`design.v`:
```
module Adder(
	input [31:0] in1,
	input [31:0] in2, 
	output [31:0] out);
	assign out = in1+in2;
endmodule 
module And(
	input a,
	input b,
	output c);
	assign c = a&b;
endmodule 
module BranchPC (
	input [31:0] pcPlus4,
	input [31:0] imm,
	output reg [31:0] branchPc);
	always @(pcPlus4 or imm) begin
		branchPc = pcPlus4 + (imm<<2);
	end
endmodule
module JumpPC(
	input [31:0] nextPc,
	input [31:0] inst,
	output reg [31:0] jumpPc);
	always @(nextPc or inst) begin
		jumpPc[1:0] = 2'b00;
		jumpPc[27:2] = inst[25:0];
		jumpPc[31:28] = nextPc[31:28];
	end 
endmodule 
module Mux5 (
	input [4:0] in1,
	input [4:0] in2, 
	input sel,
	output reg [4:0] out);
	always @(in1 or in2 or sel) begin
		if(sel == 0) begin out = in1; end
		else begin out = in2; end
	end
endmodule 
module Mux32 (
	input [31:0] in1,
	input [31:0] in2, 
	input sel,
	output reg [31:0] out);
	always @(in1 or in2 or sel) begin
		if(sel == 0) begin out = in1; end
		else begin out = in2; end
	end
endmodule 
module SignExtend16(
	input [15:0] in,
	output reg [31:0] out);
	always @(in) begin
		out[15:0] = in;
		out[31:16] = {16{in[15]}};
	end
endmodule
module ALU_Control(
	input [5:0] opcode,
	input [5:0] funct,
	output reg[5:0] CONTROL_ALU_BITS);
	always @(opcode or funct) begin
		case(opcode)
			6'b000000:  
				begin CONTROL_ALU_BITS = funct; end
			6'b001000:  
				begin CONTROL_ALU_BITS = 6'b100000; end
			6'b001001:  
				begin CONTROL_ALU_BITS = 6'b100001; end
			6'b001100:  
				begin CONTROL_ALU_BITS = 6'b100100; end
			6'b001101:  
				begin CONTROL_ALU_BITS = 6'b100101; end
			6'b001010:  
				begin CONTROL_ALU_BITS = 6'b101010; end
			6'b001011:  
				begin CONTROL_ALU_BITS = 6'b101011; end
			6'b001110:  
				begin CONTROL_ALU_BITS = 6'b100110; end
			6'b100000, 6'b100011, 6'b101000, 6'b101011:  
				begin CONTROL_ALU_BITS = 6'b100001; end
			6'b001111:  
				begin CONTROL_ALU_BITS = 6'b111000; end
			6'b000100:  
				begin CONTROL_ALU_BITS = 6'b110000; end
			6'b000101:  
				begin CONTROL_ALU_BITS = 6'b110001; end
			6'b000111:  
				begin CONTROL_ALU_BITS = 6'b110010; end
			6'b000110:  
				begin CONTROL_ALU_BITS = 6'b110011; end
			6'b000001:  
				begin CONTROL_ALU_BITS = funct; end
			default: CONTROL_ALU_BITS = 6'b111111;
		endcase
	end
endmodule
module ALU (
	input signed [31:0] in1,
	input signed [31:0] in2,
	input [5:0] CONTROL_ALU_BITS,
	output reg[31:0] out, 
	output reg zero);
	reg [31:0] unsigned_in1;
	reg [31:0] unsigned_in2;
	always @(in1 or in2 or CONTROL_ALU_BITS) begin
		unsigned_in1 = in1;
		unsigned_in2 = in2;
		out = 32'd0; zero = 1'b0;
		case(CONTROL_ALU_BITS) 
			6'b100000:    
				begin out = in1 + in2; zero = 1'b0; end
			6'b100001:    
				begin out = in1 + in2; zero = 1'b0; end 
			6'b100100:    
				begin out = in1 & in2; zero = 1'b0; end
			6'b100101:    
				begin out = in1 | in2; zero = 1'b0; end
			6'b100110:    
				begin out = in1 ^ in2; zero = 1'b0; end
			6'b100010:    
				begin out = in1 - in2; zero = 1'b0; end
			6'b100011:    
				begin out = in1 - in2; zero = 1'b0; end
			6'b000000, 6'b000100:    
				begin out = unsigned_in1 << unsigned_in2; zero = 1'b0; end
			6'b000011:    
				begin out = unsigned_in1 >> unsigned_in2; zero = 1'b0; end
			6'b000010:    
				begin out = unsigned_in1 >> unsigned_in2; zero = 1'b0; end
			6'b000110:    
				begin out = unsigned_in1 >> unsigned_in2; zero = 1'b0; end
			6'b101010:   
				begin if (in1<in2) begin out = 32'd1; end else begin out = 32'd0; end zero=1'b0; end
			6'b101011:    
				begin 
					if (unsigned_in1<unsigned_in2) begin out = 32'd1; end else begin out = 32'd0; end zero=1'b0; end
			6'b001000:  
				begin out = in1; zero=1'b0; end
			6'b111000:  
				begin out = {in2[15:0], 16'd0}; zero=1'b0; end
			6'b110000:  
				begin out = 32'd0; zero = in1 == in2; end
			6'b110001:  
				begin out = 32'd0; zero = in1 != in2; end
			6'b110010:  
				begin out = 32'd0; zero = in1 > 0; end
			6'b110011:  
				begin out = 32'd0; zero = in1 <= 0; end
			6'b110100:  
				begin out = 32'd0; zero = in1 >= 0; end
			6'b110101:  
				begin out = 32'd0; zero = in1 < 0; end
			default: begin out = 32'd0; zero = 1'b0; end
		endcase
	end
endmodule 
module RegisterFile(
	input Clk,
	input Rst,
	input [4:0] readReg1,
	input [4:0] readReg2,
	input [4:0] writeReg,
	input [31:0] writeData,
	input CONTROL_REG_WRITE,
	output reg[31:0] readData1,
	output reg[31:0] readData2);
	reg [31:0] memory[7:0];
	integer i;
	always @(posedge Clk) begin
		if (Rst) begin
			for (i = 0; i < 8; i = i + 1) memory[i] <= (i == 1) ? 32'h00000001 : 32'h00000000;
		end else if (CONTROL_REG_WRITE == 1) begin
			memory[writeReg[2:0]] <= writeData;
		end
	end
	always @(*) begin
		readData1 = memory[readReg1[2:0]];
		readData2 = memory[readReg2[2:0]];
	end
endmodule 
module Core
(
  input Clk,
  input Rst,
  input [31:0] instruction,
  input [31:0] regData1,
  input [31:0] regData2,
  input [31:0] ramOutput,
  output reg CONTROL_REG_WRITE,
  output reg CONTROL_MEM_READ,
  output reg CONTROL_MEM_WRITE,
  output reg CONTROL_BRANCH,
  output reg [4:0] readReg1,
  output reg [4:0] readReg2,
  output [4:0] writeReg,
  output [31:0] aluOutput,
  output [31:0] writeRegData,
  output reg [31:0] PC
);
	reg CONTROL_REG_DST, CONTROL_ALU_SRC, CONTROL_MEM_TO_REG;
	reg CONTROL_JUMP, CONTROL_JUMP_REGISTER, CONTROL_LINK;
	wire CONTROL_BRANCH_SELECT;
	wire [5:0] CONTROL_ALU_BITS;
	reg [5:0] funct;
	wire [31:0] aluInput1;
	wire [31:0] aluInput2;
	wire aluZero;
	wire [31:0] pcPlus4;
	wire [31:0] jumpPc;
	wire [31:0] branchPc;
	wire [31:0] afterBranchPc;
	wire [31:0] nextPc;
	wire [31:0] afterJumpPc;
	reg [5:0]opcode;reg [4:0]s;reg [4:0]t;reg [4:0]d;reg [15:0]immediate;reg [4:0] shift;
	wire [31:0] signExtendedImmediate;
	Mux5 writeRegMux(t, d, CONTROL_REG_DST, writeReg);
	Mux32 alu1Mux(regData1, 32'd0, 1'b0, aluInput1);
	Mux32 alu2Mux(regData2, signExtendedImmediate, CONTROL_ALU_SRC, aluInput2);
	SignExtend16 immSignExtend(immediate, signExtendedImmediate);
	ALU_Control aluControl(opcode, funct, CONTROL_ALU_BITS);
	ALU alu(aluInput1, aluInput2, CONTROL_ALU_BITS, aluOutput, aluZero);
	wire [31:0] tempPc = PC;
	wire [31:0] tempIns = instruction;
	Adder pcAdder(tempPc, 32'h00000004, pcPlus4);
	JumpPC gettingJumpPc(pcPlus4, tempIns, jumpPc);
	BranchPC gettingBranchPc(pcPlus4, signExtendedImmediate, branchPc);
	And branchAnd(aluZero, CONTROL_BRANCH, CONTROL_BRANCH_SELECT);
	Mux32 branchSelectPC(pcPlus4, branchPc, CONTROL_BRANCH_SELECT, afterBranchPc);
	Mux32 jumpSelectPC(afterBranchPc, jumpPc, CONTROL_JUMP, afterJumpPc);
	Mux32 jumpRegisterSelectPC(afterJumpPc, aluOutput, CONTROL_JUMP_REGISTER, nextPc);
	wire[31:0] afterMemOutput;
	Mux32 writeRegDataMux(aluOutput, ramOutput, CONTROL_MEM_TO_REG, afterMemOutput);
	Mux32 writeLinkPCMux(afterMemOutput, pcPlus4, CONTROL_LINK, writeRegData);
	always @(posedge Clk) begin
		if (Rst) PC <= 32'h00000000;
		else PC <= nextPc;
	end
	always @(*) begin
		opcode = instruction[31:26];
		s = instruction[25:21];
		readReg1 = instruction[25:21];
		readReg2 = instruction[20:16];
		t = instruction[20:16];
		d = instruction[15:11];
		immediate = instruction[15:0];
		shift = instruction[10:6];
		funct = instruction[5:0];
		CONTROL_REG_DST = 0;
		CONTROL_ALU_SRC = 0;
		CONTROL_REG_WRITE = 0;
		CONTROL_MEM_TO_REG = 0;
		CONTROL_MEM_READ = 0;
		CONTROL_MEM_WRITE = 0;
		CONTROL_BRANCH = 0;
		CONTROL_JUMP = 0;
		CONTROL_LINK = 0;
		CONTROL_JUMP_REGISTER = 0;
		case(opcode)
			6'b000000:  begin      
				CONTROL_REG_DST = 1;
				if(funct == 6'b001000) begin CONTROL_JUMP_REGISTER = 1'b1; CONTROL_REG_WRITE = 1'b0; end
				else begin CONTROL_JUMP_REGISTER = 1'b0; CONTROL_REG_WRITE = 1'b1; end
				end
			6'b001000, 6'b001001, 6'b001100, 6'b001101, 6'b001010, 6'b001011, 6'b001110:  begin      
				CONTROL_ALU_SRC = 1;
				CONTROL_REG_WRITE = 1;
				end
			6'b100000, 6'b100011: begin   
				CONTROL_ALU_SRC = 1;
				CONTROL_REG_WRITE = 1;
				CONTROL_MEM_TO_REG = 1;
				CONTROL_MEM_READ = 1;
				end
			6'b101000, 6'b101011: begin   
				CONTROL_ALU_SRC = 1;
				CONTROL_MEM_WRITE = 1;
				end
			6'b001111: begin   
				CONTROL_ALU_SRC = 1;
				CONTROL_REG_WRITE = 1;
				end
			6'b000010: begin   
				CONTROL_JUMP = 1;
				end
			6'b000011: begin  
				d = 5'h1f;
				CONTROL_REG_DST = 1;
				CONTROL_REG_WRITE = 1;
				CONTROL_JUMP = 1;
				CONTROL_LINK = 1;
				end
			6'b000100, 6'b000111, 6'b000110, 6'b000101: begin  
				CONTROL_BRANCH = 1;
				end
			6'b000001: begin  
				funct = 6'b111111;
				if (t==5'b00000) begin CONTROL_BRANCH = 1; funct=6'b110100; end
				if (t==5'b10000) begin CONTROL_BRANCH = 1; CONTROL_LINK = 1; CONTROL_REG_WRITE = 1; CONTROL_REG_DST = 1; d = 5'h1f; funct=6'b110100; end
				if (t==5'b00001) begin CONTROL_BRANCH = 1; funct=6'b110101; end
				if (t==5'b10001) begin CONTROL_BRANCH = 1; CONTROL_LINK = 1; CONTROL_REG_WRITE = 1; CONTROL_REG_DST = 1; d = 5'h1f; funct=6'b110101; end
				end
			default: ;
		endcase
	end
endmodule
module mips_cpu (
  input         clk,
  input         rst,
  output [31:0] imem_addr,
  input  [31:0] imem_rdata,
  output [31:0] dmem_addr,
  output [31:0] dmem_wdata,
  output        dmem_we,
  output        dmem_re,
  input  [31:0] dmem_rdata,
  output        reg_we,
  output [4:0]  reg_waddr,
  output [31:0] reg_wdata
);
  wire [4:0] readReg1, readReg2;
  wire [31:0] regData1, regData2;
  wire branch;
  RegisterFile register(clk, rst, readReg1, readReg2, reg_waddr, reg_wdata, reg_we, regData1, regData2);
  Core core(clk, rst, imem_rdata, regData1, regData2, dmem_rdata, reg_we, dmem_re, dmem_we,
    branch, readReg1, readReg2, reg_waddr, dmem_addr, reg_wdata, imem_addr);
  assign dmem_wdata = regData2;
endmodule
```
`run.sh`:
```
#!/bin/bash
# the make line also repeats each setting of config.mk as NAME=value (left out here)
make -C /OpenROAD-flow-scripts/flow DESIGN_CONFIG=/design/flow/config.mk WORK_HOME=/design/flow/orfs CLKGATE_MAP_FILE= finish
```
`config.mk`:
```
export PLATFORM = sky130hd
export DESIGN_NAME = mips_cpu
export DESIGN_NICKNAME = mips_cpu
export VERILOG_FILES = /design/flow/design.v
export SDC_FILE = /design/flow/constraint.sdc
export NUM_CORES = 4
export LEC_CHECK = 0
export CAP_MARGIN = 20
export CELL_PAD_IN_SITES_DETAIL_PLACEMENT = 2
export CELL_PAD_IN_SITES_GLOBAL_PLACEMENT = 1
export CORE_MARGIN = 5
export CORE_UTILIZATION = 37
export CTS_CLUSTER_DIAMETER = 180
export GPL_ROUTABILITY_DRIVEN = 0
export GPL_TIMING_DRIVEN = 0
export MAX_ROUTING_LAYER = met4
export MIN_ROUTING_LAYER = met1
export PLACE_DENSITY_LB_ADDON = 0.19
export SLEW_MARGIN = 40
```
`constraint.sdc`:
```
create_clock -name core_clock -period 12.7 [get_ports {clk}]
set_input_delay 2.5400 -clock core_clock [delete_from_list [all_inputs] [get_ports {clk}]]
set_output_delay 2.5400 -clock core_clock [all_outputs]
set_load 0.01 [all_outputs]
```
==> results.json, run 1 <==
{
  "cts_buffers": 29,
  "syn_area_um2": 28700,
  "vias": 35834,
  "fin_area_um2": 34200,
  "crit_type": "in2out",
  "tritoncts": "built",
  "drcViolationCount": 0,
  "synth_cell_types": 106,
  "tightest_slew_ps": 1130,
  "pin_count": 202,
  "post_dp_cell_area_um2": 32600,
  "mux_share_pct": 14.4,
  "most_common_cell": "nor2_1",
  "path_cells": "clkdlybuf4s50_1 > buf_4 > buf_4 > nand2b_1 > o22ai_2 > nor3b_2 > nor2_2 > buf_2 > buf_2 > ha_1 > or3_1 > o221ai_1 > o211ai_1 > nand3b_1 > nand3_1 > a21o_1 > and2_1 > o41ai_2 > o211ai_1 > mux2_2 > or2_1 > clkdlybuf4s50_1",
  "grt_overflow": 0,
  "clock_power_share_pct": 23.9,
  "grt_pass1_vias": 36148,
  "whs_path_depth": 2,
  "r2r_end": "core.PC[18]$_SDFF_PP0_",
  "hold_violations": 0,
  "wire_per_inst_um": 44.6,
  "start_kind": "primary input",
  "wirelength_mm": 206,
  "grt_max_degree": 26,
  "ys_sh_simple_pct": 19.0,
  "fin_skew_ps": 21.5,
  "maxSlewHeadroom_pct": 24.2,
  "fin_util_pct": 44.3,
  "top_logic_kind": "AND-OR/OR-AND gates",
  "area_leaders": "edfxtp_1 (27%), mux4_2 (7.5%), ha_1 (5.8%)",
  "crit_cells": 22,
  "nets": 3721,
  "critPathLaunch": "imem_rdata[17]",
  "fp_util_pct": 37.2,
  "areaGrowthSynthToFinish_pct": 19.2,
  "crit_family": "buffers and inverters",
  "root_buffer": "clkbuf_16",
  "status": "complete, but fails checks",
  "synth-async-reset-ratio_pct": 0,
  "ys_area_um2": 28700,
  "dpl.cell_count": 4508,
  "fp.dieH_um": 288,
  "p_seq_share_pct": 27.4,
  "yosys-top-cells-count": "nor2_1 (377), edfxtp_1 (256), nand2_1 (229), a21oi_1 (197), o21ai_0 (184)",
  "fillers": 8502,
  "power-top-group": "combinational cells",
  "ys.flop_type": "edfxtp_1",
  "setup_tns_ps": -937,
  "p_sw_mw": 1.85,
  "crit_required_ps": 10160,
  "yosysWarnings": 9,
  "finalCritPeriodShare_pct": 102,
  "antenna_found_initial": 29,
  "num_rows": 102,
  "fin_crit_ps": 12960,
  "setup_viol": 11,
  "hp-start": "core.PC[0]$_SDFFE_PP0P_",
  "synth_area_per_cell_um2": 8.81,
  "fp.dieW_um": 288,
  "cts_max_level": 1,
  "sw_frac_of_total_pct": 46.2,
  "rrSetupSlack_ps": 5750,
  "slowest_delay_ps": 730,
  "synth_cells": 3253,
  "cap_violations": 0,
  "critPathBufInv": 6,
  "powerDensity_nw_per_um2": 117,
  "p_leak_nw": 12.5,
  "ys.flops": 288,
  "cts_hold_buf": 0,
  "warnings": 98,
  "firstDrtPassIters": 12,
  "cp.arrival_ps": 10420,
  "dp_hpwl_mm": 153,
  "insertion_delay_ps": 620,
  "p_int_mw": 2.16,
  "so_faults": "negative setup slack",
  "dieArea_um2": 83100,
  "layout.cells.non_filler": 4621,
  "slew_viol_final": 0,
  "combPwrFrac_pct": 48.7,
  "via_per_inst": 7.75,
  "drt_iter0_markers": 6177,
  "cts_buffer_depth": 3,
  "ys_sh_aoi_pct": 24.0,
  "io_buffers": 195,
  "min_to": "core.PC[0]$_SDFFE_PP0P_",
  "pg_seq_mw": 1.10,
  "r2r_start": "register.memory[3][0]$_SDFFCE_PN0P_",
  "vdd_drop_max_mv": 0.108,
  "edf_count": 256,
  "yosys_cells": 3253,
  "max_freq_mhz": 77.1,
  "crit_path_max_fanout": 11,
  "cts.clk_slew.worst_paths_ps": 70,
  "yosysSeqAreaShare_pct": 29.1,
  "yosys.area.top_type": "edfxtp_1",
  "core_um2": 77100,
  "grt_usage_pct": 48.5,
  "crit_path_end": "reg_wdata[23]",
  "ff2ff_path_depth": 20,
  "grt_pass1_wl_mm": 281,
  "clock_power_uw": 960,
  "crit_path_end_kind": "primary output",
  "fin_ws_ps": -265,
  "powerComb_mw": 1.95,
  "synthAdderAreaFrac_pct": 6.06,
  "ant_nets": 0,
  "hold_class": "reg2reg",
  "cts.sinks": 288,
  "slowest_stage": "clkdlybuf4s50_1",
  "fp_nets": 3456,
  "ys_sh_xor_pct": 2.02,
  "yosysTopAreaCellShare_pct": 26.8
}
layout make-up:
| class | count | area (um2) | area share, % |
|---|---|---|---|
| clock buffer | 36 | 752 | 2.20 |
| antenna | 41 | 103 | 0.300 |
| tap | 1040 | 1300 | 3.81 |
| multi-input combinational | 2592 | 19400 | 56.7 |
| sequential | 288 | 8330 | 24.4 |
| clock inverter | 17 | 230 | 0.674 |
| buffer | 247 | 1170 | 3.42 |
| inverter | 118 | 454 | 1.33 |
| timing repair buffer | 242 | 2460 | 7.21 |
through the flow:
stage | power [mW] | hold WS, ps | setup WS [ps]
after detailed placement | 2.84 | 616 | -1690
after global placement | 2.74 | 569 | -2070
final | 4.01 | 710 | -265
after global routing | 4.02 | 683 | -17.1
after floorplan | 2.00 | 493 | 2280
after CTS | 3.80 | 656 | 8.48
per-layer routing:
layer / GRT usage [%] / wire (um) / vias up
met2: 69.1 / 84200 / 3721
li1: - / - / 13102
met3: 21.2 / 31500 / 1454
met4: 39.4 / 23200 / 0
met5: - / 0 / -
met1: 52.1 / 66900 / 17557
repair_timing:
action | 4_1_cts | 5_1_grt
endpoints found under the setup margin | 47 | 24
buffers inserted | 12 | 13
endpoints found under the hold margin | 0 | 0
pin swaps | 5 | 7
gates resized | 37 | 29
==> run 2, diff against run 1 <==
- CELL_PAD_IN_SITES_DETAIL_PLACEMENT: 2 -> 1
- CELL_PAD_IN_SITES_GLOBAL_PLACEMENT: 1 -> 2
- CORE_MARGIN: 5 -> 2
- CORE_UTILIZATION: 37 -> 64
- CTS_CLUSTER_DIAMETER: 180 -> 155
- GPL_ROUTABILITY_DRIVEN: 0 -> unset
- GPL_TIMING_DRIVEN: 0 -> 1
- HOLD_SLACK_MARGIN: unset -> 0.14
- MAX_ROUTING_LAYER: met4 -> met5
- MIN_ROUTING_LAYER: met1 -> met2
- PLACE_DENSITY_LB_ADDON: 0.19 -> unset
- SLEW_MARGIN: 40 -> 20
- clock period: 12.7 -> 11.3 ns (I/O delays scaled with it)
==> results.json, run 2 <==
{
  "yosysTopAreaCellShare_pct": 26.8,
  "ys_sh_xor_pct": 2.02,
  "edf_count": 256,
  "status": "aborted with a tool error",
  "toolErrorMsg": "[ERROR GPL-0301] Utilization 115.881 % exceeds 100%.",
  "top_logic_kind": "AND-OR/OR-AND gates",
  "ys_area_um2": 28700,
  "fp.dieW_um": 216,
  "fp_nets": 3456,
  "failing_step": "global placement without I/O",
  "syn_area_um2": 28700,
  "ys_sh_simple_pct": 19.0,
  "core_um2": 44200,
  "yosys_cells": 3253,
  "dieArea_um2": 46500,
  "synth_cell_types": 106,
  "yosys.area.top_type": "edfxtp_1",
  "mux_share_pct": 14.4,
  "yosysSeqAreaShare_pct": 29.1,
  "synthAdderAreaFrac_pct": 6.06,
  "synth-async-reset-ratio_pct": 0,
  "synth_area_per_cell_um2": 8.81,
  "yosys-top-cells-count": "nor2_1 (377), edfxtp_1 (256), nand2_1 (229), a21oi_1 (197), o21ai_0 (184)",
  "num_rows": 77,
  "most_common_cell": "nor2_1",
  "yosysWarnings": 9,
  "ys.flop_type": "edfxtp_1",
  "fp.dieH_um": 216,
  "ys_sh_aoi_pct": 24.0,
  "synth_cells": 3253,
  "area_leaders": "edfxtp_1 (27%), mux4_2 (7.5%), ha_1 (5.8%)",
  "fp_util_pct": 64.8,
  "ys.flops": 288
}
==> run 3, diff against run 2 <==
- CAP_MARGIN: 20 -> 0
- CELL_PAD_IN_SITES_DETAIL_PLACEMENT: 1 -> unset
- CELL_PAD_IN_SITES_GLOBAL_PLACEMENT: 2 -> unset
- CORE_ASPECT_RATIO: unset -> 1.38
- CORE_UTILIZATION: 64 -> 15
- CTS_CLUSTER_DIAMETER: 155 -> 346
- CTS_CLUSTER_SIZE: unset -> 99
- GPL_ROUTABILITY_DRIVEN: unset -> 0
- GPL_TIMING_DRIVEN: 1 -> 0
- HOLD_SLACK_MARGIN: 0.14 -> unset
- MAX_ROUTING_LAYER: met5 -> unset
- PLACE_DENSITY: unset -> 0.4
- SETUP_SLACK_MARGIN: unset -> 1.6
- TNS_END_PERCENT: unset -> 25
- clock period: 11.3 -> 13.9 ns (I/O delays scaled with it)
==> results.json, run 3 <==
{
  "yosysTopAreaCellShare_pct": 26.8,
  "synth_cells": 3253,
  "core_um2": 190000,
  "ys_sh_aoi_pct": 24.0,
  "synth-async-reset-ratio_pct": 0,
  "fp.dieH_um": 518,
  "cts_buffers": 6,
  "fp.dieW_um": 376,
  "ys_sh_simple_pct": 19.0,
  "yosysSeqAreaShare_pct": 29.1,
  "failing_step": "global routing",
  "yosys.area.top_type": "edfxtp_1",
  "top_logic_kind": "AND-OR/OR-AND gates",
  "edf_count": 256,
  "cts_hold_buf": 0,
  "fp_nets": 3456,
  "dp_hpwl_mm": 161,
  "toolErrorMsg": "[ERROR GRT-0232] Routing congestion too high. Check the congestion heatmap in the GUI.",
  "synth_cell_types": 106,
  "status": "aborted with a tool error",
  "syn_area_um2": 28700,
  "most_common_cell": "nor2_1",
  "fp_util_pct": 15.1,
  "grt_usage_pct": 36.4,
  "synthAdderAreaFrac_pct": 6.06,
  "yosys_cells": 3253,
  "pin_count": 202,
  "preCtsSetupSlack_ps": -957,
  "ys_sh_xor_pct": 2.02,
  "root_buffer": "clkbuf_16",
  "io_buffers": 195,
  "cts.sinks": 288,
  "cts_buffer_depth": 3,
  "dieArea_um2": 195000,
  "ys.flop_type": "edfxtp_1",
  "yosysWarnings": 9,
  "yosys-top-cells-count": "nor2_1 (377), edfxtp_1 (256), nand2_1 (229), a21oi_1 (197), o21ai_0 (184)",
  "ys.flops": 288,
  "area_leaders": "edfxtp_1 (27%), mux4_2 (7.5%), ha_1 (5.8%)",
  "mux_share_pct": 14.4,
  "ys_area_um2": 28700,
  "synth_area_per_cell_um2": 8.81,
  "grt_overflow": 12,
  "num_rows": 188,
  "cts_max_level": 1
}
[run 3: metal layers]
metal  GRT usage [%]  GRT overflow
met4            28.4             6
met1               -             -
met5            28.0             1
met2            37.3             1
met3            41.3             4
[run 3: what timing repair did]
| action | 4_1_cts |
|---|---|
| setup buffers | 25 |
| setup endpoints to repair | 61 |
| pin swaps | 17 |
| hold endpoints to repair | 0 |
| gates resized | 147 |
[run 3: stage by stage]
stage                     setup TNS [ps]  cell area, um2  std cells
after floorplan                        0           28700       3253
after global placement            -21260           33700       5918
after detailed placement          -11160           34300       5940
after CTS                              0           35300       5973
==> run 4, diff against run 3 <==
- CAP_MARGIN: 0 -> 20
- CELL_PAD_IN_SITES_DETAIL_PLACEMENT: unset -> 2
- CELL_PAD_IN_SITES_GLOBAL_PLACEMENT: unset -> 1
- CORE_ASPECT_RATIO: 1.38 -> 1.35
- CORE_MARGIN: 2 -> 5
- CORE_UTILIZATION: 15 -> 37
- CTS_CLUSTER_DIAMETER: 346 -> 180
- CTS_CLUSTER_SIZE: 99 -> unset
- GPL_ROUTABILITY_DRIVEN: 0 -> 1
- HOLD_SLACK_MARGIN: unset -> 0.07
- MAX_ROUTING_LAYER: unset -> met4
- MIN_ROUTING_LAYER: met2 -> met1
- PLACE_DENSITY: 0.4 -> unset
- PLACE_DENSITY_LB_ADDON: unset -> 0.19
- SETUP_SLACK_MARGIN: 1.6 -> unset
- SLEW_MARGIN: 20 -> 40
- TNS_END_PERCENT: 25 -> unset
- clock period: 13.9 -> 12.7 ns (I/O delays scaled with it)
==> results.json, run 4 <==
{
  "powerDensity_nw_per_um2": 119,
  "hold_violations": 0,
  "ys_area_um2": 28700,
  "yosys-top-cells-count": "nor2_1 (377), edfxtp_1 (256), nand2_1 (229), a21oi_1 (197), o21ai_0 (184)",
  "fin_ws_ps": -587,
  "hold_class": "reg2reg",
  "p_int_mw": 2.08,
  "firstDrtPassIters": 9,
  "fin_util_pct": 44.4,
  "dp_hpwl_mm": 172,
  "wl_met3_mm": 35.3,
  "flop_area_um2": 8330,
  "r2r_start": "register.memory[6][0]$_SDFFCE_PN0P_",
  "top_logic_kind": "AND-OR/OR-AND gates",
  "combPwrFrac_pct": 49.8,
  "cts.clk_slew.worst_paths_ps": 70,
  "clock_power_uw": 921,
  "yosys_cells": 3253,
  "gp_congestion": 1.15,
  "fin_skew_ps": 43.4,
  "crit_path_max_fanout": 11,
  "grt_max_degree": 27,
  "synth_cells": 3253,
  "status": "complete, but fails checks",
  "ys_sh_simple_pct": 19.0,
  "p_leak_nw": 12.4,
  "pg_seq_mw": 1.11,
  "finalCritPeriodShare_pct": 105,
  "crit_type": "in2out",
  "fin_area_um2": 34100,
  "via_per_inst": 8.13,
  "cts_buffers": 26,
  "cts_hold_buf": 0,
  "cp.arrival_ps": 10750,
  "dr_wl_met2_mm": 100,
  "syn_area_um2": 28700,
  "start_kind": "primary input",
  "ff2ff_path_depth": 21,
  "met1_length_mm": 74.8,
  "logic_area_um2": 19400,
  "cts_max_level": 1,
  "sw_frac_of_total_pct": 48.6,
  "io_buffers": 195,
  "fp_util_pct": 37.3,
  "dieArea_um2": 83200,
  "antenna_found_initial": 26,
  "drcViolationCount": 0,
  "tightest_slew_ps": 1270,
  "core_um2": 76800,
  "areaGrowthSynthToFinish_pct": 19.0,
  "ys.flops": 288,
  "synth_area_per_cell_um2": 8.81,
  "crit_required_ps": 10160,
  "dr.max_layer_used": "met4",
  "vias": 37454,
  "pin_count": 202,
  "crit_path_end_kind": "primary output",
  "path_cells": "clkdlybuf4s50_1 > buf_4 > nor2_1 > buf_2 > a22o_1 > nor3_4 > nor2_4 > buf_2 > buf_4 > buf_4 > ha_1 > a21oi_1 > o221ai_1 > o211ai_1 > nand2_1 > a21oi_1 > o21ai_0 > a31o_2 > a211oi_1 > nand3_1 > o21ai_1 > nand2_1 > clkdlybuf4s50_1",
  "setup_viol": 18,
  "edf_count": 256,
  "wire_per_inst_um": 53.4,
  "slowest_delay_ps": 710,
  "grt_pass1_wl_mm": 312,
  "tritoncts": "built",
  "maxSlewHeadroom_pct": 14.9,
  "nets": 3716,
  "mux_share_pct": 14.4,
  "fp_nets": 3456,
  "preCtsSetupSlack_ps": -1700,
  "cts_buffer_depth": 3,
  "rrSetupSlack_ps": 5210,
  "grt_pass1_vias": 36342,
  "wirelength_mm": 246,
  "min_to": "core.PC[1]$_SDFFE_PP0P_",
  "ys_sh_aoi_pct": 24.0,
  "clock_power_share_pct": 22.8,
  "post_dp_cell_area_um2": 32700,
  "rsz0062_at_grt": "true",
  "fp.dieW_um": 250,
  "yosysTopAreaCellShare_pct": 26.8,
  "critPathBufInv": 7,
  "p_sw_mw": 1.97,
  "powerComb_mw": 2.02,
  "synthAdderAreaFrac_pct": 6.06,
  "hp-start": "core.PC[1]$_SDFFE_PP0P_",
  "critPathLaunch": "imem_rdata[18]",
  "vdd_drop_max_mv": 0.141,
  "fin_crit_ps": 13290,
  "yosys.area.top_type": "edfxtp_1",
  "most_common_cell": "nor2_1",
  "ant_nets": 0,
  "grt_usage_pct": 54.4,
  "crit_path_end": "reg_wdata[11]",
  "slew_viol_final": 0,
  "synth_cell_types": 106,
  "crit_cells": 23,
  "p_seq_share_pct": 27.4,
  "holdWs_ps": 635,
  "power-top-group": "combinational cells",
  "grt_overflow": 0,
  "area_leaders": "edfxtp_1 (27%), mux4_2 (7.5%), ha_1 (5.8%)",
  "insertion_delay_ps": 630,
  "warnings": 99,
  "drt_iter0_markers": 6292,
  "ys_sh_xor_pct": 2.02,
  "ys.flop_type": "edfxtp_1",
  "synth-async-reset-ratio_pct": 0,
  "setup_tns_ps": -3280,
  "so_faults": "negative setup slack",
  "cap_violations": 0,
  "yosysSeqAreaShare_pct": 29.1,
  "max_freq_mhz": 75.3,
  "num_rows": 118,
  "r2r_end": "core.PC[11]$_SDFF_PP0_",
  "whs_path_depth": 2,
  "root_buffer": "clkbuf_16",
  "crit_family": "AND-OR/OR-AND gates",
  "cp_common_cell": "buf_4",
  "slowest_stage": "a211oi_1",
  "fp.dieH_um": 333,
  "cts.sinks": 288,
  "fillers": 8290,
  "yosysWarnings": 9
}
[run 4: timing repair]
item,CTS,global route
setup endpoints to repair,50,20
buffers inserted,6,7
pin swaps,6,3
gates resized,43,27
cloned,0,0
[run 4: area by class of cell]
type	instances	area share, %
repair buffers	238	7.01
well taps	1020	3.74
clock inverters	18	0.521
plain buffers	249	3.56
clock buffers	28	1.99
flip-flops and latches	288	24.4
multi-input cells	2592	57.0
inverters	118	1.32
diodes	58	0.426
[run 4: metrics by stage]
| step | power (mW) | std cells |
|---|---|---|
| CTS | 3.76 | 4542 |
| global placement | 2.79 | 4468 |
| detailed placement | 2.89 | 4495 |
| global route | 4.01 | 4606 |
| finish | 4.04 | 4609 |
| floorplan | 2.00 | 3253 |
[run 4: layer usage]
layer / vias to the layer above / global-route usage, %
met3: 1998 / 17.4
li1: 13095 / -
met5: - / -
met1: 18223 / 56.7
met2: 4138 / 80.0
met4: 0 / 52.9
==> run 5, diff against run 4 <==
- ABC_AREA: unset -> 1
- CELL_PAD_IN_SITES_DETAIL_PLACEMENT: 2 -> unset
- CELL_PAD_IN_SITES_GLOBAL_PLACEMENT: 1 -> unset
- CORE_ASPECT_RATIO: 1.35 -> 0.5
- CORE_MARGIN: 5 -> 2
- CORE_UTILIZATION: 37 -> 72
- CTS_CLUSTER_DIAMETER: 180 -> 336
- CTS_CLUSTER_SIZE: unset -> 97
- GPL_ROUTABILITY_DRIVEN: 1 -> unset
- GPL_TIMING_DRIVEN: 0 -> unset
- HOLD_SLACK_MARGIN: 0.07 -> unset
- MAX_ROUTING_LAYER: met4 -> unset
- MIN_ROUTING_LAYER: met1 -> unset
- PLACE_DENSITY: unset -> 0.37
- PLACE_DENSITY_LB_ADDON: 0.19 -> unset
- SETUP_SLACK_MARGIN: unset -> -0.18
- SLEW_MARGIN: 40 -> 20
- clock period: 12.7 -> 1.87 ns (I/O delays scaled with it)
==> results.json, run 5 <==
{
  "status": "aborted with a tool error",
  "failing_step": "detailed placement",
  "toolErrorMsg": "[ERROR DPL-0033] detailed placement checks failed during check placement.",
  "fp.dieW_um": 285,
  "dieArea_um2": 41200,
  "yosys-top-cells-count": "nand2_1 (1,402), a21oi_1 (558), inv_1 (412), nand3_1 (407), o21ai_0 (274)",
  "yosys_cells": 4434,
  "fp.dieH_um": 144,
  "gp_congestion": 1.30,
  "area_leaders": "edfxtp_1 (27%), nand2_1 (19%), a21oi_1 (9.8%)",
  "synth_cells": 4434,
  "syn_area_um2": 28400,
  "ys_area_um2": 28400,
  "num_rows": 51,
  "synth-async-reset-ratio_pct": 0,
  "top_logic_kind": "simple AND/OR/NAND/NOR gates",
  "yosysTopAreaCellShare_pct": 27.1,
  "ys_sh_xor_pct": 2.00,
  "fp_nets": 4637,
  "yosys.area.top_type": "edfxtp_1",
  "mux_share_pct": 0,
  "edf_count": 256,
  "ys.flops": 288,
  "io_buffers": 201,
  "synth_cell_types": 61,
  "yosysWarnings": 9,
  "ys.flop_type": "edfxtp_1",
  "yosysSeqAreaShare_pct": 29.3,
  "pin_count": 202,
  "ys_sh_simple_pct": 33.3,
  "synth_area_per_cell_um2": 6.41,
  "most_common_cell": "nand2_1",
  "synthAdderAreaFrac_pct": 6.11,
  "ys_sh_aoi_pct": 19.7,
  "fp_util_pct": 73.1,
  "core_um2": 38900
}
==> run 6, diff against run 5 <==
- ABC_AREA: 1 -> unset
- CORE_ASPECT_RATIO: 0.5 -> unset
- CORE_UTILIZATION: 72 -> 58
- CTS_CLUSTER_DIAMETER: 336 -> unset
- CTS_CLUSTER_SIZE: 97 -> unset
- PLACE_DENSITY: 0.37 -> unset
- SETUP_SLACK_MARGIN: -0.18 -> 1.66
- clock period: 1.87 -> 6.36 ns (I/O delays scaled with it)
==> results.json, run 6 <==
{
  "status": "aborted with a tool error",
  "failing_step": "global routing",
  "toolErrorMsg": "[ERROR GRT-0116] Global routing finished with congestion. Check the congestion regions in the DRC Viewer.",
  "yosys_cells": 3253,
  "dieArea_um2": 51200,
  "ys_sh_xor_pct": 2.02,
  "top_logic_kind": "AND-OR/OR-AND gates",
  "dp_hpwl_mm": 127,
  "ys.flops": 288,
  "pin_count": 202,
  "gp_congestion": 1.29,
  "yosysSeqAreaShare_pct": 29.1,
  "grt_overflow": 715,
  "ys.flop_type": "edfxtp_1",
  "ys_sh_aoi_pct": 24.0,
  "yosysTopAreaCellShare_pct": 26.8,
  "num_rows": 81,
  "most_common_cell": "nor2_1",
  "preCtsSetupSlack_ps": -1600,
  "fp.dieW_um": 226,
  "io_buffers": 201,
  "edf_count": 256,
  "synth_cells": 3253,
  "cts_buffers": 26,
  "yosys-top-cells-count": "nor2_1 (377), edfxtp_1 (256), nand2_1 (229), a21oi_1 (197), o21ai_0 (184)",
  "syn_area_um2": 28700,
  "yosys.area.top_type": "edfxtp_1",
  "yosysWarnings": 9,
  "post_dp_cell_area_um2": 39000,
  "fp.dieH_um": 226,
  "cts_buffer_depth": 3,
  "area_leaders": "edfxtp_1 (27%), mux4_2 (7.5%), ha_1 (5.8%)",
  "dpl.cell_count": 4886,
  "synth_area_per_cell_um2": 8.81,
  "synth_cell_types": 106,
  "core_um2": 48800,
  "ys_sh_simple_pct": 19.0,
  "mux_share_pct": 14.4,
  "root_buffer": "clkbuf_16",
  "cts.sinks": 288,
  "ys_area_um2": 28700,
  "fp_util_pct": 58.7,
  "synthAdderAreaFrac_pct": 6.06,
  "grt_usage_pct": 88.2,
  "fp_nets": 3456,
  "cts_max_level": 1,
  "synth-async-reset-ratio_pct": 0
}
==> run 6: metal layers <==
layer | GRT overflow | track usage (%)
met1 | 21 | 86.6
met4 | 266 | 89.7
met3 | 27 | 78.3
met5 | 7 | 59.5
met2 | 394 | 100
==> run 6: timing repair <==
action / in CTS
endpoints found under the setup margin: 589
hold buffers: 0
cloned: 7
resized: 980
setup buffers: 177
pin swaps: 199
==> run 6: per-stage QoR <==
| stage | power [mW] | util [%] |
|---|---|---|
| global placement | 6.26 | 79.8 |
| floorplan | 4.11 | - |
| detailed placement | 6.35 | 79.8 |
| CTS | 8.76 | 91.0 |
==> run 7, diff against run 6 <==
- PLACE_DENSITY: unset -> 0.6
- SETUP_SLACK_MARGIN: 1.66 -> 1.56
- clock period: 6.36 -> 10.3 ns (I/O delays scaled with it)
==> results.json, run 7 <==
{
  "status": "aborted with a tool error",
  "failing_step": "global routing",
  "yosys-top-cells-count": "nor2_1 (377), edfxtp_1 (256), nand2_1 (229), a21oi_1 (197), o21ai_0 (184)",
  "area_leaders": "edfxtp_1 (27%), mux4_2 (7.5%), ha_1 (5.8%)",
  "syn_area_um2": 28700,
  "root_buffer": "clkbuf_16",
  "edf_count": 256,
  "preCtsSetupSlack_ps": -1.40,
  "synth-async-reset-ratio_pct": 0,
  "cts_buffer_depth": 3,
  "yosys.area.top_type": "edfxtp_1",
  "ys_area_um2": 28700,
  "ys.flop_type": "edfxtp_1",
  "fp.dieH_um": 226,
  "pin_count": 202,
  "core_um2": 48800,
  "dpl.cell_count": 4099,
  "gp_congestion": 1.21,
  "synth_area_per_cell_um2": 8.81,
  "mux_share_pct": 14.4,
  "top_logic_kind": "AND-OR/OR-AND gates",
  "fp_util_pct": 58.7,
  "fp_nets": 3456,
  "yosysWarnings": 9,
  "most_common_cell": "nor2_1",
  "synth_cells": 3253,
  "yosys_cells": 3253,
  "ys_sh_aoi_pct": 24.0,
  "ys_sh_xor_pct": 2.02,
  "synth_cell_types": 106,
  "cts_hold_buf": 0,
  "dieArea_um2": 51200,
  "fp.dieW_um": 226,
  "synthAdderAreaFrac_pct": 6.06,
  "cts.sinks": 288,
  "ys.flops": 288,
  "io_buffers": 201,
  "ys_sh_simple_pct": 19.0,
  "num_rows": 81,
  "yosysSeqAreaShare_pct": 29.1,
  "cts_max_level": 1,
  "cts_buffers": 26,
  "dp_hpwl_mm": 113,
  "yosysTopAreaCellShare_pct": 26.8
}
[run 7: through the flow]
stage               hold slack, ps  cell area, um2
floorplan                      493           28800
global placement               586           32300
detailed placement             595           32300
CTS                            602           35300
[run 7: what timing repair did]
action | CTS
endpoints found under the setup margin | 64
gates cloned | 7
pin swaps | 63
resized | 305
buffers inserted | 80
==> run 8, diff against run 7 <==
- ABC_AREA: unset -> 0
- CORE_ASPECT_RATIO: unset -> 0.82
- CORE_UTILIZATION: 58 -> 40
- GPL_ROUTABILITY_DRIVEN: unset -> 0
- GPL_TIMING_DRIVEN: unset -> 0
- MAX_ROUTING_LAYER: unset -> met4
- MIN_ROUTING_LAYER: unset -> met2
- PLACE_DENSITY: 0.6 -> 0.63
- SETUP_SLACK_MARGIN: 1.56 -> 2.43
- SLEW_MARGIN: 20 -> 25
- TNS_END_PERCENT: unset -> 30
- clock period: 10.3 -> 10.5 ns (I/O delays scaled with it)
==> results.json, run 8 <==
{
  "mux_share_pct": 14.4,
  "grt_usage_pct": 89.2,
  "synth-async-reset-ratio_pct": 0,
  "grt_overflow": 3146,
  "synth_cell_types": 106,
  "synth_area_per_cell_um2": 8.81,
  "fp_nets": 3456,
  "ys.flops": 288,
  "cts.sinks": 288,
  "dieArea_um2": 73800,
  "ys_area_um2": 28700,
  "yosys.area.top_type": "edfxtp_1",
  "fp.dieH_um": 246,
  "ys_sh_simple_pct": 19.0,
  "dp_hpwl_mm": 124,
  "ys_sh_aoi_pct": 24.0,
  "num_rows": 88,
  "io_buffers": 195,
  "cts_max_level": 1,
  "cts_buffers": 30,
  "syn_area_um2": 28700,
  "cts_hold_buf": 0,
  "yosys_cells": 3253,
  "pin_count": 202,
  "core_um2": 70700,
  "yosysWarnings": 9,
  "synth_cells": 3253,
  "area_leaders": "edfxtp_1 (27%), mux4_2 (7.5%), ha_1 (5.8%)",
  "yosysTopAreaCellShare_pct": 26.8,
  "synthAdderAreaFrac_pct": 6.06,
  "fp_util_pct": 40.6,
  "status": "aborted with a tool error",
  "most_common_cell": "nor2_1",
  "cts_buffer_depth": 3,
  "dpl.cell_count": 4400,
  "yosys-top-cells-count": "nor2_1 (377), edfxtp_1 (256), nand2_1 (229), a21oi_1 (197), o21ai_0 (184)",
  "toolErrorMsg": "[ERROR GRT-0116] Global routing finished with congestion. Check the congestion regions in the DRC Viewer.",
  "root_buffer": "clkbuf_16",
  "fp.dieW_um": 300,
  "yosysSeqAreaShare_pct": 29.1,
  "edf_count": 256,
  "ys_sh_xor_pct": 2.02,
  "ys.flop_type": "edfxtp_1",
  "top_logic_kind": "AND-OR/OR-AND gates",
  "failing_step": "global routing"
}
-- run 8: per-layer routing --
metal	GRT overflow	global-route usage (%)
met1	-	-
met2	486	85.9
met3	2388	106
met4	272	67.6
met5	-	-
-- run 8: per-stage QoR --
step	setup TNS [ps]	utilization (%)	setup WS, ps	cell area, um2
after floorplan	0	-	1840	29100
after detailed placement	-46360	45.9	-1760	32500
after global placement	-53110	45.6	-2190	32200
after CTS	0	52.0	1320	36800
-- run 8: timing repair --
item | CTS
endpoints found under the setup margin | 310
gates resized | 619
setup buffers | 169
pin swaps | 104
==> run 9, diff against run 8 <==
- ABC_AREA: 0 -> unset
- CORE_ASPECT_RATIO: 0.82 -> unset
- GPL_ROUTABILITY_DRIVEN: 0 -> unset
- GPL_TIMING_DRIVEN: 0 -> unset
- MAX_ROUTING_LAYER: met4 -> unset
- MIN_ROUTING_LAYER: met2 -> unset
- PLACE_DENSITY: 0.63 -> unset
- SETUP_SLACK_MARGIN: 2.43 -> 1.78
- SLEW_MARGIN: 25 -> 20
- TNS_END_PERCENT: 30 -> unset
- clock period: 10.5 -> 6.04 ns (I/O delays scaled with it)
==> results.json, run 9 <==
{
  "drcViolationCount": 0,
  "power-top-group": "combinational cells",
  "areaGrowthSynthToFinish_pct": 62.6,
  "dr.max_layer_used": "met5",
  "setup_tns_ps": -39540,
  "so_faults": "negative setup slack",
  "wirelength_mm": 195,
  "via_per_inst": 6.74,
  "rsz0062_at_grt": "true",
  "wire_per_inst_um": 35.1,
  "cts.clk_slew.worst_paths_ps": 70,
  "syn_area_um2": 28700,
  "status": "complete, but fails checks",
  "preCtsSetupSlack_ps": -2120,
  "slew_viol_final": 0,
  "power.total_mw": 10.3,
  "vdd_drop_max_mv": 0.260,
  "insertion_delay_ps": 620,
  "area_leaders": "edfxtp_1 (27%), mux4_2 (7.5%), ha_1 (5.8%)",
  "powerDensity_nw_per_um2": 222,
  "hp-start": "core.PC[1]$_SDFFE_PP0P_",
  "clock_power_share_pct": 20.0,
  "cts_buffer_depth": 3,
  "synth_area_per_cell_um2": 8.81,
  "hold_class": "reg2reg",
  "fp_nets": 3456,
  "r2r_end": "register.memory[6][16]$_SDFFCE_PN0P_",
  "slowest_delay_ps": 500,
  "crit_path_end": "reg_wdata[24]",
  "dp_hpwl_mm": 150,
  "fin_ws_ps": -1180,
  "grt_pass1_wl_mm": 267,
  "cts.sinks": 288,
  "critPathLaunch": "imem_rdata[16]",
  "top_logic_kind": "AND-OR/OR-AND gates",
  "flop_area_um2": 8330,
  "root_buffer": "clkbuf_16",
  "layout.cells.non_filler": 5549,
  "whs_path_depth": 2,
  "yosysSeqAreaShare_pct": 29.1,
  "synth_cell_types": 106,
  "grt_pass1_vias": 35017,
  "fp.dieW_um": 272,
  "crit_type": "in2out",
  "grt_overflow": 0,
  "vias": 37409,
  "dr_wl_met2_mm": 80.3,
  "antenna_found_initial": 8,
  "p_sw_mw": 4.22,
  "yosys_cells": 3253,
  "edf_count": 256,
  "start_kind": "primary input",
  "wl_met3_mm": 26.5,
  "maxSlewHeadroom_pct": 27.2,
  "yosys-top-cells-count": "nor2_1 (377), edfxtp_1 (256), nand2_1 (229), a21oi_1 (197), o21ai_0 (184)",
  "fp_util_pct": 40.2,
  "rrSetupSlack_ps": 580,
  "ant_nets": 0,
  "pg_seq_mw": 2.30,
  "fillers": 5751,
  "p_seq_share_pct": 22.2,
  "crit_cells": 25,
  "clock_power_mw": 2.07,
  "ys_area_um2": 28700,
  "p_int_mw": 6.12,
  "ys_sh_xor_pct": 2.02,
  "dieArea_um2": 73800,
  "powerComb_mw": 5.98,
  "ys.flop_type": "edfxtp_1",
  "logic_area_um2": 21700,
  "synthAdderAreaFrac_pct": 6.06,
  "pin_count": 202,
  "cts_buffers": 30,
  "synth-async-reset-ratio_pct": 0,
  "crit_path_max_fanout": 7,
  "drt_iter0_markers": 6039,
  "most_common_cell": "nor2_1",
  "met1_length_mm": 68.8,
  "cp.arrival_ps": 6010,
  "setup_viol": 61,
  "ff2ff_path_depth": 22,
  "cap_violations": 0,
  "fin_skew_ps": 42.0,
  "num_rows": 98,
  "critPathBufInv": 10,
  "tritoncts": "built",
  "max_freq_mhz": 139,
  "synth_cells": 3253,
  "grt_usage_pct": 50.7,
  "yosysWarnings": 9,
  "grt_max_degree": 65,
  "r2r_start": "register.memory[0][0]$_SDFFCE_PN0P_",
  "firstDrtPassIters": 9,
  "crit_required_ps": 4830,
  "min_to": "core.PC[1]$_SDFFE_PP0P_",
  "sw_frac_of_total_pct": 40.8,
  "ys_sh_aoi_pct": 24.0,
  "hold_violations": 0,
  "yosysTopAreaCellShare_pct": 26.8,
  "ys.flops": 288,
  "core_um2": 71200,
  "yosys.area.top_type": "edfxtp_1",
  "crit_path_end_kind": "primary output",
  "cts_max_level": 1,
  "finalCritPeriodShare_pct": 120,
  "fp.dieH_um": 272,
  "tightest_slew_ps": 1080,
  "warnings": 101,
  "nets": 4776,
  "holdWs_ps": 650,
  "io_buffers": 201,
  "combPwrFrac_pct": 57.8,
  "fin_crit_ps": 7220,
  "ys_sh_simple_pct": 19.0,
  "slowest_stage": "mux4_2",
  "dpl.cell_count": 5300,
  "crit_family": "buffers and inverters",
  "gp_congestion": 1.11,
  "mux_share_pct": 14.4,
  "p_leak_nw": 19.4
}
==> run 9: repair_timing <==
item	in CTS	in global routing
gates cloned	5	1
pin swaps	165	104
endpoints found under the setup margin	633	629
resized	842	208
hold buffers	0	0
buffers inserted	126	59
==> run 9: layout make-up <==
cell class | count | area share [%]
Antenna cell | 2 | 0.0107
Clock buffer | 30 | 1.61
Clock inverter | 26 | 0.709
Inverter | 118 | 0.964
Multi-Input combinational cell | 2592 | 46.5
Sequential cell | 288 | 17.9
Tap cell | 950 | 2.55
Timing Repair Buffer | 1543 | 29.8
==> run 9: metrics by stage <==
step / area [um2] / utilization (%)
after floorplan: 29300 / -
after global placement: 40500 / 56.9
final: 46600 / 65.4
after detailed placement: 40500 / 56.9
after global routing: 46600 / 65.4
after CTS: 45200 / 63.5
==> run 9: routing by layer <==
metal	track usage [%]	up-vias
met1	62.8	18067
met2	74.7	3276
met3	15.2	892
met4	37.2	2
met5	0	-
li1	-	15172
==> run 10, diff against run 9 <==
- ABC_AREA: unset -> 1
- CORE_ASPECT_RATIO: unset -> 0.5
- CORE_UTILIZATION: 40 -> 72
- CTS_CLUSTER_DIAMETER: unset -> 336
- CTS_CLUSTER_SIZE: unset -> 97
- PLACE_DENSITY: unset -> 0.37
- SETUP_SLACK_MARGIN: 1.78 -> 0.67
- TNS_END_PERCENT: unset -> 15
- clock period: 6.04 -> 2.22 ns (I/O delays scaled with it)
==> results.json, run 10 <==
{
  "status": "aborted with a tool error",
  "yosysWarnings": 9,
  "yosys-top-cells-count": "nand2_1 (1,402), a21oi_1 (558), inv_1 (412), nand3_1 (407), o21ai_0 (274)",
  "syn_area_um2": 28400,
  "ys_sh_xor_pct": 2.00,
  "area_leaders": "edfxtp_1 (27%), nand2_1 (19%), a21oi_1 (9.8%)",
  "top_logic_kind": "simple AND/OR/NAND/NOR gates",
  "yosysSeqAreaShare_pct": 29.3,
  "ys.flops": 288,
  "synth-async-reset-ratio_pct": 0,
  "fp_util_pct": 73.1,
  "edf_count": 256,
  "ys_area_um2": 28400,
  "fp.dieW_um": 285,
  "gp_congestion": 1.33,
  "failing_step": "detailed placement",
  "yosys.area.top_type": "edfxtp_1",
  "pin_count": 202,
  "ys_sh_simple_pct": 33.3,
  "synth_cells": 4434,
  "synth_cell_types": 61,
  "ys.flop_type": "edfxtp_1",
  "num_rows": 51,
  "ys_sh_aoi_pct": 19.7,
  "synthAdderAreaFrac_pct": 6.11,
  "core_um2": 38900,
  "io_buffers": 201,
  "toolErrorMsg": "[ERROR DPL-0033] detailed placement checks failed during check placement.",
  "fp.dieH_um": 144,
  "mux_share_pct": 0,
  "fp_nets": 4637,
  "synth_area_per_cell_um2": 6.41,
  "yosysTopAreaCellShare_pct": 27.1,
  "yosys_cells": 4434,
  "most_common_cell": "nand2_1",
  "dieArea_um2": 41200
}
==> run 10: per-stage QoR <==
step / setup TNS (ps) / power (mW)
2_1_floorplan: -853520 / 11.0
3_3_place_gp: -1320680 / 15.3
==> run 11, diff against run 10 <==
- ABC_AREA: 1 -> unset
- CORE_ASPECT_RATIO: 0.5 -> unset
- CORE_UTILIZATION: 72 -> 58
- CTS_CLUSTER_DIAMETER: 336 -> unset
- CTS_CLUSTER_SIZE: 97 -> 50
- PLACE_DENSITY: 0.37 -> 0.6
- SETUP_SLACK_MARGIN: 0.67 -> unset
- TNS_END_PERCENT: 15 -> 5
- clock period: 2.22 -> 8.37 ns (I/O delays scaled with it)
==> results.json, run 11 <==
{
  "most_common_cell": "nor2_1",
  "ys.flops": 288,
  "failing_step": "global routing",
  "grt_usage_pct": 79.8,
  "ys_area_um2": 28700,
  "yosys-top-cells-count": "nor2_1 (377), edfxtp_1 (256), nand2_1 (229), a21oi_1 (197), o21ai_0 (184)",
  "synth_cell_types": 106,
  "syn_area_um2": 28700,
  "yosys.area.top_type": "edfxtp_1",
  "cts_buffer_depth": 3,
  "cts_buffers": 25,
  "yosysTopAreaCellShare_pct": 26.8,
  "yosysWarnings": 9,
  "dp_hpwl_mm": 128,
  "synthAdderAreaFrac_pct": 6.06,
  "mux_share_pct": 14.4,
  "fp_nets": 3456,
  "cts.sinks": 288,
  "fp.dieW_um": 226,
  "root_buffer": "clkbuf_16",
  "synth_cells": 3253,
  "io_buffers": 201,
  "top_logic_kind": "AND-OR/OR-AND gates",
  "yosysSeqAreaShare_pct": 29.1,
  "num_rows": 81,
  "fp.dieH_um": 226,
  "status": "aborted with a tool error",
  "dpl.cell_count": 4642,
  "toolErrorMsg": "[ERROR GRT-0232] Routing congestion too high. Check the congestion heatmap in the GUI.",
  "yosys_cells": 3253,
  "ys.flop_type": "edfxtp_1",
  "gp_congestion": 1.28,
  "ys_sh_xor_pct": 2.02,
  "grt_overflow": 133,
  "synth_area_per_cell_um2": 8.81,
  "edf_count": 256,
  "cts_max_level": 1,
  "synth-async-reset-ratio_pct": 0,
  "ys_sh_aoi_pct": 24.0,
  "pin_count": 202,
  "fp_util_pct": 58.7,
  "dieArea_um2": 51200,
  "area_leaders": "edfxtp_1 (27%), mux4_2 (7.5%), ha_1 (5.8%)",
  "ys_sh_simple_pct": 19.0,
  "core_um2": 48800
}
[run 11: per-layer routing]
| layer | track usage, % | overflow |
|---|---|---|
| met5 | 42.4 | 1 |
| met2 | 92.6 | 67 |
| met3 | 68.8 | 4 |
| met1 | 80.0 | 4 |
| met4 | 77.6 | 57 |
[run 11: what timing repair did]
item / in CTS
pin swaps: 19
setup endpoints to repair: 45
hold endpoints to repair: 0
setup buffers: 11
gates resized: 124
hold buffers: 0
[run 11: stage by stage]
stage	hold WS [ps]	cell area (um2)	worst slack, ps
2_1_floorplan	493	28700	18.8
3_5_place_dp	595	36500	-865
4_1_cts	609	38000	-108
3_3_place_gp	566	36500	-843
==> run 12, diff against run 11 <==
- CELL_PAD_IN_SITES_DETAIL_PLACEMENT: unset -> 0
- CORE_ASPECT_RATIO: unset -> 0.93
- CORE_UTILIZATION: 58 -> 63
- CTS_CLUSTER_SIZE: 50 -> unset
- MAX_ROUTING_LAYER: unset -> met4
- PLACE_DENSITY: 0.6 -> unset
- PLACE_DENSITY_LB_ADDON: unset -> 0.14
- SETUP_SLACK_MARGIN: unset -> 1.08
- TNS_END_PERCENT: 5 -> unset
- clock period: 8.37 -> 5.87 ns (I/O delays scaled with it)
==> results.json, run 12 <==
{
  "status": "aborted with a tool error",
  "failing_step": "global routing",
  "toolErrorMsg": "[ERROR GRT-0116] Global routing finished with congestion. Check the congestion regions in the DRC Viewer.",
  "fp.dieH_um": 210,
  "io_buffers": 201,
  "synth-async-reset-ratio_pct": 0,
  "cts_max_level": 1,
  "post_dp_cell_area_um2": 38700,
  "preCtsSetupSlack_ps": -1940,
  "ys.flop_type": "edfxtp_1",
  "num_rows": 75,
  "mux_share_pct": 14.4,
  "yosys_cells": 3253,
  "fp.dieW_um": 225,
  "dieArea_um2": 47200,
  "yosysTopAreaCellShare_pct": 26.8,
  "grt_overflow": 6335,
  "area_leaders": "edfxtp_1 (27%), mux4_2 (7.5%), ha_1 (5.8%)",
  "fp_nets": 3456,
  "most_common_cell": "nor2_1",
  "root_buffer": "clkbuf_16",
  "ys.flops": 288,
  "yosys.area.top_type": "edfxtp_1",
  "ys_area_um2": 28700,
  "fp_util_pct": 63.6,
  "cts.sinks": 288,
  "yosys-top-cells-count": "nor2_1 (377), edfxtp_1 (256), nand2_1 (229), a21oi_1 (197), o21ai_0 (184)",
  "synthAdderAreaFrac_pct": 6.06,
  "cts_buffer_depth": 3,
  "pin_count": 202,
  "gp_congestion": 1.44,
  "cts_buffers": 26,
  "synth_area_per_cell_um2": 8.81,
  "top_logic_kind": "AND-OR/OR-AND gates",
  "yosysSeqAreaShare_pct": 29.1,
  "ys_sh_aoi_pct": 24.0,
  "syn_area_um2": 28700,
  "synth_cells": 3253,
  "synth_cell_types": 106,
  "ys_sh_simple_pct": 19.0,
  "edf_count": 256,
  "core_um2": 45000,
  "ys_sh_xor_pct": 2.02,
  "yosysWarnings": 9,
  "grt_usage_pct": 116,
  "dpl.cell_count": 4782,
  "dp_hpwl_mm": 127
}
==> run 12: timing repair <==
| action | CTS |
|---|---|
| cloned | 11 |
| pin swaps | 199 |
| hold buffers | 0 |
| setup buffers | 197 |
| gates resized | 940 |
| setup endpoints to repair | 575 |
==> run 12: routing by layer <==
metal / GRT usage [%] / GRT overflow
met4: 119 / 972
met3: 98.9 / 541
met5: - / -
met2: 144 / 4235
met1: 101 / 587
==> run 12: metrics by stage <==
stage	hold WS (ps)	TNS (ps)
after global placement	543	-113010
after CTS	657	-30130
after detailed placement	617	-176650
after floorplan	493	-18920
==> run 13, diff against run 12 <==
- CELL_PAD_IN_SITES_DETAIL_PLACEMENT: 0 -> unset
- CORE_ASPECT_RATIO: 0.93 -> unset
- CORE_UTILIZATION: 63 -> 71
- CTS_CLUSTER_SIZE: unset -> 28
- HOLD_SLACK_MARGIN: unset -> 0.3
- MAX_ROUTING_LAYER: met4 -> unset
- PLACE_DENSITY_LB_ADDON: 0.14 -> unset
- SETUP_SLACK_MARGIN: 1.08 -> -0.64
- clock period: 5.87 -> 8.24 ns (I/O delays scaled with it)
==> results.json, run 13 <==
{
  "status": "aborted with a tool error",
  "failing_step": "global routing",
  "toolErrorMsg": "[ERROR GRT-0116] Global routing finished with congestion. Check the congestion regions in the DRC Viewer.",
  "dp_hpwl_mm": 121,
  "yosys-top-cells-count": "nor2_1 (377), edfxtp_1 (256), nand2_1 (229), a21oi_1 (197), o21ai_0 (184)",
  "core_um2": 39800,
  "ys.flops": 288,
  "synth_area_per_cell_um2": 8.81,
  "ys_area_um2": 28700,
  "syn_area_um2": 28700,
  "yosys_cells": 3253,
  "yosys.area.top_type": "edfxtp_1",
  "ys_sh_simple_pct": 19.0,
  "yosysTopAreaCellShare_pct": 26.8,
  "grt_overflow": 2082,
  "cts_max_level": 1,
  "area_leaders": "edfxtp_1 (27%), mux4_2 (7.5%), ha_1 (5.8%)",
  "top_logic_kind": "AND-OR/OR-AND gates",
  "root_buffer": "clkbuf_16",
  "post-cts-setup-buffers": 0,
  "fp_util_pct": 72.0,
  "synth_cells": 3253,
  "mux_share_pct": 14.4,
  "fp.dieW_um": 205,
  "pin_count": 202,
  "io_buffers": 201,
  "most_common_cell": "nor2_1",
  "num_rows": 73,
  "edf_count": 256,
  "preCtsSetupSlack_ps": -700,
  "cts_buffer_depth": 3,
  "fp_nets": 3456,
  "cts_buffers": 26,
  "yosysWarnings": 9,
  "grt_usage_pct": 99.1,
  "synth_cell_types": 106,
  "cts.sinks": 288,
  "ys_sh_aoi_pct": 24.0,
  "synth-async-reset-ratio_pct": 0,
  "fp.dieH_um": 205,
  "synthAdderAreaFrac_pct": 6.06,
  "dieArea_um2": 42000,
  "ys_sh_xor_pct": 2.02,
  "ys.flop_type": "edfxtp_1",
  "gp_congestion": 1.40,
  "yosysSeqAreaShare_pct": 29.1,
  "cts_hold_buf": 0
}
[run 13: layer usage]
layer	overflow	GRT usage, %
met3	160	89.0
met2	1160	112
met4	569	106
met1	166	93.2
met5	27	84.3
[run 13: stage by stage]
stage / cells / utilization [%] / cell area, um2
2_1_floorplan: 3253 / - / 28700
3_3_place_gp: 4404 / 89.4 / 35600
3_5_place_dp: 4404 / 89.4 / 35600
4_1_cts: 4450 / 91.6 / 36500
[run 13: what timing repair did]
action | CTS
endpoints found under the hold margin | 0
setup endpoints to repair | 9
gates cloned | 0
resized | 5
Power is estimated from default activity; no workload was simulated.
